==> flow/design.v <==
module adder16_7 (
    input [5:0] alufn,
    input [15:0] a,
    input [15:0] b,
    output reg [15:0] out,
    output reg z,
    output reg n,
    output reg v
  );
  reg [15:0] sum;
  reg [15:0] xb;
  always @* begin
    xb = b ^ {5'h10{alufn[0+0-:1]}};
    case (alufn[0+1-:2])
      2'h0: begin
        sum = a + b;
      end
      2'h1: begin
        sum = a - b;
      end
      2'h2: begin
        sum = a * b;
      end
      2'h3: begin
        sum = xb + 1'h1;
      end
      default: begin
        sum = a - b;
      end
    endcase
    v = (a[15+0-:1] & xb[15+0-:1] & ~sum[15+0-:1]) | (~a[15+0-:1] & ~xb[15+0-:1] & sum[15+0-:1]);
    n = sum[15+0-:1];
    z = (~|sum);
    out = sum;
  end
endmodule
module boolean16_9 (
    input [5:0] alufn,
    input [15:0] a,
    input [15:0] b,
    output reg [15:0] out
  );
  always @* begin
    case (alufn[0+3-:4])
      4'h8: begin
        out = a & b;
      end
      4'he: begin
        out = a | b;
      end
      4'h6: begin
        out = a ^ b;
      end
      4'ha: begin
        out = a;
      end
      default: begin
        out = 16'h0000;
      end
    endcase
  end
endmodule
module compare16_10 (
    input [5:0] alufn,
    input z,
    input v,
    input n,
    output reg [15:0] out
  );
  always @* begin
    case (alufn[1+1-:2])
      2'h1: begin
        out = z;
      end
      2'h2: begin
        out = n ^ v;
      end
      2'h3: begin
        out = z | (n ^ v);
      end
      default: begin
        out = 1'h0;
      end
    endcase
  end
endmodule
module shifter16_8 (
    input [15:0] a,
    input [15:0] b,
    input [5:0] alufn,
    output reg [15:0] out
  );
  always @* begin
    case (alufn[0+1-:2])
      2'h0: begin
        out = a <<< b[0+4-:5];
      end
      2'h1: begin
        out = a >>> b[0+4-:5];
      end
      2'h3: begin
        out = $signed(a) >>> b[0+4-:5];
      end
      default: begin
        out = 1'h0;
      end
    endcase
  end
endmodule
module alu_3 (
    input [5:0] alufn,
    input [15:0] a,
    input [15:0] b,
    output reg [15:0] alu_output
  );
  wire [16-1:0] M_add_out;
  wire [1-1:0] M_add_z;
  wire [1-1:0] M_add_n;
  wire [1-1:0] M_add_v;
  reg [6-1:0] M_add_alufn;
  reg [16-1:0] M_add_a;
  reg [16-1:0] M_add_b;
  adder16_7 add (
    .alufn(M_add_alufn),
    .a(M_add_a),
    .b(M_add_b),
    .out(M_add_out),
    .z(M_add_z),
    .n(M_add_n),
    .v(M_add_v)
  );
  wire [16-1:0] M_shift_out;
  reg [16-1:0] M_shift_a;
  reg [16-1:0] M_shift_b;
  reg [6-1:0] M_shift_alufn;
  shifter16_8 shift (
    .a(M_shift_a),
    .b(M_shift_b),
    .alufn(M_shift_alufn),
    .out(M_shift_out)
  );
  wire [16-1:0] M_bool_out;
  reg [6-1:0] M_bool_alufn;
  reg [16-1:0] M_bool_a;
  reg [16-1:0] M_bool_b;
  boolean16_9 bool (
    .alufn(M_bool_alufn),
    .a(M_bool_a),
    .b(M_bool_b),
    .out(M_bool_out)
  );
  wire [16-1:0] M_comp_out;
  reg [6-1:0] M_comp_alufn;
  reg [1-1:0] M_comp_z;
  reg [1-1:0] M_comp_v;
  reg [1-1:0] M_comp_n;
  compare16_10 comp (
    .alufn(M_comp_alufn),
    .z(M_comp_z),
    .v(M_comp_v),
    .n(M_comp_n),
    .out(M_comp_out)
  );
  always @* begin
    M_add_a = a;
    M_add_b = b;
    M_add_alufn = alufn;
    if (alufn[5:4] == 2'h3) begin
      M_add_alufn[1:0] = 2'h1;
    end
    M_comp_v = M_add_v;
    M_comp_n = M_add_n;
    M_comp_z = M_add_z;
    M_comp_alufn = alufn;
    M_bool_a = a;
    M_bool_b = b;
    M_bool_alufn = alufn;
    M_shift_a = a;
    M_shift_b = b;
    M_shift_alufn = alufn;
    case (alufn[4+1-:2])
      2'h0: begin
        alu_output = M_add_out;
      end
      2'h1: begin
        alu_output = M_bool_out;
      end
      2'h2: begin
        alu_output = M_shift_out;
      end
      2'h3: begin
        alu_output = M_comp_out;
      end
      default: begin
        alu_output = 16'h0000;
      end
    endcase
  end
endmodule
module alu16_top (
    input clk,
    input [5:0] alufn,
    input [15:0] a,
    input [15:0] b,
    output reg [15:0] y
  );
  reg [5:0] alufn_q;
  reg [15:0] a_q;
  reg [15:0] b_q;
  wire [15:0] alu_out;
  alu_3 alu (
    .alufn(alufn_q),
    .a(a_q),
    .b(b_q),
    .alu_output(alu_out)
  );
  always @(posedge clk) begin
    alufn_q <= alufn;
    a_q <= a;
    b_q <= b;
    y <= alu_out;
  end
endmodule
clock: 5.77 ns
lec_check: 0
cap_margin: 20
core_margin: 2
core_utilization: 72
place_density_lb_addon: 0.27
slew_margin: 20
run.sh (not shown) runs the stock make flow with config.mk's settings and CLKGATE_MAP_FILE=.
The baseline never finished: it broke off in global routing on GRT-0232.
Change:
CORE_UTILIZATION = 65   (was 72)
PLACE_DENSITY_LB_ADDON = not set   (was 0.27)
clock period = 6.35 ns   (was 5.77 ns; I/O delays follow)
=> The new run passed the timing, DRC and antenna checks; synthesized cell count does not change; die area went up by 10%; synthesized area stays the same.
Change:
clock period = 5.31 ns   (was 6.35 ns; I/O delays follow)
After rerunning: This time the run finished but fails on setup timing. Worst setup slack loses 640 ps. Critical path depth climbs by 2. Wire length grows by 11%. Fmax increases by 7.0%.
Change:
CORE_UTILIZATION = 40   (was 65)
clock period = 6.35 ns   (was 5.31 ns; I/O delays follow)
The changed run completed with no timing, DRC or antenna violations.
Synthesized cell count does not change.
Sequential share of layout area is higher by 0.36 points.
Cell count came out higher by a few percent.
Non-clock buffer count decreases by 70.
Change:
CORE_UTILIZATION = 65   (was 40)
clock period = 5.25 ns   (was 6.35 ns; I/O delays follow)
The new run finished with setup timing left.
First-iteration DRC count is higher by about 50%.
Combinational power is higher by about 70%.
Clock power is higher by 19%.
Die area is lower by 38%.
Global-route usage is higher by 22 points.
Power is estimated from default activity; no workload was simulated.
